==> run a <==
Design Mesh, start of the top module:
module Mesh( 
  input         clock, 
  input  [7:0]  io_in_a_0_0, 
  input  [7:0]  io_in_a_1_0, 
  input  [7:0]  io_in_a_2_0, 
  input  [7:0]  io_in_a_3_0, 
  input  [7:0]  io_in_d_0_0, 
  input  [7:0]  io_in_d_1_0, 
  input  [7:0]  io_in_d_2_0, 
  input  [7:0]  io_in_d_3_0, 
  input  [15:0]  io_in_b_0_0, 
  input  [15:0]  io_in_b_1_0, 
  input  [15:0]  io_in_b_2_0, 
  input  [15:0]  io_in_b_3_0, 
  input         io_in_control_0_0_propagate, 
  input         io_in_control_1_0_propagate, 
  input         io_in_control_2_0_propagate, 
  input         io_in_control_3_0_propagate, 
  output reg [15:0] io_out_c_0_0, 
  output reg [15:0] io_out_c_1_0, 
  output reg [15:0] io_out_c_2_0, 
  output reg [15:0] io_out_c_3_0
 );
  wire  mesh_0_0_clock; 		  			
  wire [7:0] mesh_0_0_io_in_a_0;  			
  wire [7:0] mesh_0_0_io_in_b_0; 			
  wire [15:0] mesh_0_0_io_in_d_0; 			
  wire  mesh_0_0_io_in_control_0_propagate; 
  wire [7:0] mesh_0_0_io_out_a_0; 			
  wire [15:0] mesh_0_0_io_out_c_0;			
  wire [7:0] mesh_0_0_io_out_b_0;			
  wire  mesh_0_0_io_out_control_0_propagate;
  wire  mesh_0_1_clock; 
  wire [7:0] mesh_0_1_io_in_a_0; 
  wire [7:0] mesh_0_1_io_in_b_0;
  wire [15:0] mesh_0_1_io_in_d_0;
  wire  mesh_0_1_io_in_control_0_propagate; 
  ...
clock: 1.97 ns
lec_check: 0
abc_area: 1
cap_margin: 20
core_margin: 2
core_utilization: 72
cts_cluster_size: 97
hold_slack_margin: 0.3
place_density: 0.6
setup_slack_margin: 0.26
slew_margin: 20
run.sh (not shown) runs the stock make flow with config.mk's settings and CLKGATE_MAP_FILE=.
==> run b: changes against run a <==
Settings changed: ABC_AREA 1 to 0, CAP_MARGIN 20 to 15, CELL_PAD_IN_SITES_DETAIL_PLACEMENT from default to 0, CORE_UTILIZATION 72 to 22, CTS_CLUSTER_DIAMETER from default to 218, CTS_CLUSTER_SIZE 97 to default, HOLD_SLACK_MARGIN 0.3 to default, PLACE_DENSITY 0.6 to default, PLACE_DENSITY_LB_ADDON from default to 0.14, SETUP_SLACK_MARGIN 0.26 to 1.46.
==> flow/constraint.sdc (replaced) <==
create_clock -name core_clock -period 7.84 [get_ports {clock}]
set_input_delay 1.5680 -clock core_clock [delete_from_list [all_inputs] [get_ports {clock}]]
set_output_delay 1.5680 -clock core_clock [all_outputs]
set_load 0.01 [all_outputs]
==> results <==
quantity	run a	run b
Mean Syn Cell Area	8.17 sq um	11.0 sq um
Floorplan row count	124	221
Fa+ha+maj area frac	36.1%	37.7%
Floorplan Core Area	115000 sq um	362000 sq um
H-tree depth	3	4
Mux cell area share	0%	11.6%
Compound-cell area share of the yosys netlist	7.08%	4.74%
Die extent in x	345 um	607 um
HPWL reported at the end of detailed placement	180 mm	168 mm
Hold Buf Count CTS	131	0
Top area contributor share	27.2%	28.5%
Run status	did not finish	finished clean
Last stage reached	global routing	-
Placement Setup Slack	-2.79 ns	2.28 ns
Area share of xor/xnor cells in the synthesized design	2.40%	3.33%
Post-placement cell area	98900 sq um	87500 sq um
Cells after synthesis	10200	7270
Number of cell instances after yosys synthesis	10200	7270
CTS Buf Count	112	153
Max Buffers Root-to-Sink	3	4
Yosys simple share	15.6%	8.75%
Last weighted congestion value of the routability-driven placer	0.961	0.750

* * *

==> v35: inputs <==
Starting RTL as in the previous note.
## Mesh
module Mesh( 
  input         clock, 
  input  [7:0]  io_in_a_0_0, 
  input  [7:0]  io_in_a_1_0, 
  input  [7:0]  io_in_a_2_0, 
  input  [7:0]  io_in_a_3_0, 
  input  [7:0]  io_in_d_0_0, 
  input  [7:0]  io_in_d_1_0, 
  input  [7:0]  io_in_d_2_0, 
  input  [7:0]  io_in_d_3_0, 
  input  [15:0]  io_in_b_0_0, 
  input  [15:0]  io_in_b_1_0, 
  input  [15:0]  io_in_b_2_0, 
  input  [15:0]  io_in_b_3_0, 
  input         io_in_control_0_0_propagate, 
  input         io_in_control_1_0_propagate, 
  input         io_in_control_2_0_propagate, 
  input         io_in_control_3_0_propagate, 
  output reg [15:0] io_out_c_0_0, 
  output reg [15:0] io_out_c_1_0, 
  output reg [15:0] io_out_c_2_0, 
  output reg [15:0] io_out_c_3_0
 );
==> flow/config.mk <==
export PLATFORM = sky130hd
export DESIGN_NAME = Mesh
export DESIGN_NICKNAME = Mesh
export VERILOG_FILES = /design/flow/design.v
export SDC_FILE = /design/flow/constraint.sdc
export NUM_CORES = 4
export LEC_CHECK = 0
export ABC_AREA = 1
export CAP_MARGIN = 20
export CORE_MARGIN = 2
export CORE_UTILIZATION = 71
export CTS_CLUSTER_DIAMETER = 270
export PLACE_DENSITY_LB_ADDON = 0.11
export SLEW_MARGIN = 20
export TNS_END_PERCENT = 5
==> flow/constraint.sdc <==
create_clock -name core_clock -period 3.42 [get_ports {clock}]
set_input_delay 0.6840 -clock core_clock [delete_from_list [all_inputs] [get_ports {clock}]]
set_output_delay 0.6840 -clock core_clock [all_outputs]
set_load 0.01 [all_outputs]
==> v18 (differences from v35) <==
- ABC_AREA: 1 -> default
- CELL_PAD_IN_SITES_GLOBAL_PLACEMENT: default -> 2
- CORE_UTILIZATION: 71 -> 40
- CTS_CLUSTER_DIAMETER: 270 -> 64
- GPL_TIMING_DRIVEN: default -> 0
- PLACE_DENSITY: default -> 0.6
- PLACE_DENSITY_LB_ADDON: 0.11 -> default
- TNS_END_PERCENT: 5 -> default
==> flow/constraint.sdc (replaced) <==
create_clock -name core_clock -period 5.2 [get_ports {clock}]
set_input_delay 1.0400 -clock core_clock [delete_from_list [all_inputs] [get_ports {clock}]]
set_output_delay 1.0400 -clock core_clock [all_outputs]
set_load 0.01 [all_outputs]
==> v13 (differences from v35) <==
- ABC_AREA: 1 -> default
- CORE_UTILIZATION: 71 -> 72
- CTS_CLUSTER_DIAMETER: 270 -> default
- PLACE_DENSITY: default -> 0.65
- PLACE_DENSITY_LB_ADDON: 0.11 -> default
- TNS_END_PERCENT: 5 -> default
==> flow/constraint.sdc (replaced) <==
create_clock -name core_clock -period 4.04 [get_ports {clock}]
set_input_delay 0.8080 -clock core_clock [delete_from_list [all_inputs] [get_ports {clock}]]
set_output_delay 0.8080 -clock core_clock [all_outputs]
set_load 0.01 [all_outputs]
==> comparison table <==
                                                                                                v35                               v13                               v18
Inserted Clock Buffers                                                                          113                               112                               145
Transition at the pin with the smallest max-transition slack                               0.961 ns                          0.818 ns                          0.796 ns
Total die area                                                                            0.120 mm²                         0.114 mm²                         0.203 mm²
Max transition margin                                                                         35.3%                             45.4%                             47.0%
Combinational share of cell area                                                              53.2%                             57.3%                             58.2%
Fraction of post-synthesis cell area in the top cell type by area                             27.2%                             28.5%                             28.5%
Post-layout instance count excluding filler cells                                             13.1k                             10.3k                             10.5k
Fp_density                                                                                    71.7%                             72.4%                             40.1%
DR WL met3                                                                                 32900 µm                          39300 µm                           5330 µm
Met1 layer usage reported by global route                                                     50.0%                             50.6%                             29.8%
Count of cells along the worst register-to-register path                                         15                                18                                19
Mux area share                                                                                   0%                             11.6%                             11.6%
Status                                                                              failed layout checks              failed layout checks      complete, no violations
Reasons for failing layout checks                                                      setup timing                      setup timing                                 -
Final-layout clock-cell area share                                                            3.81%                             3.67%                             5.45%
Floorplan Core Area                                                                       0.117 mm²                         0.110 mm²                         0.199 mm²
Startpoint of the most critical setup path                                                _T_4_0[4]                       _T_106_0[5]                            _T_242
Worst Setup EP                                                     mesh_0_3.tile_0_0.uutDB.c1_s[14]  mesh_2_3.tile_0_0.uutDB.c2_s[13]  mesh_2_0.tile_0_0.uutDB.c1_s[13]
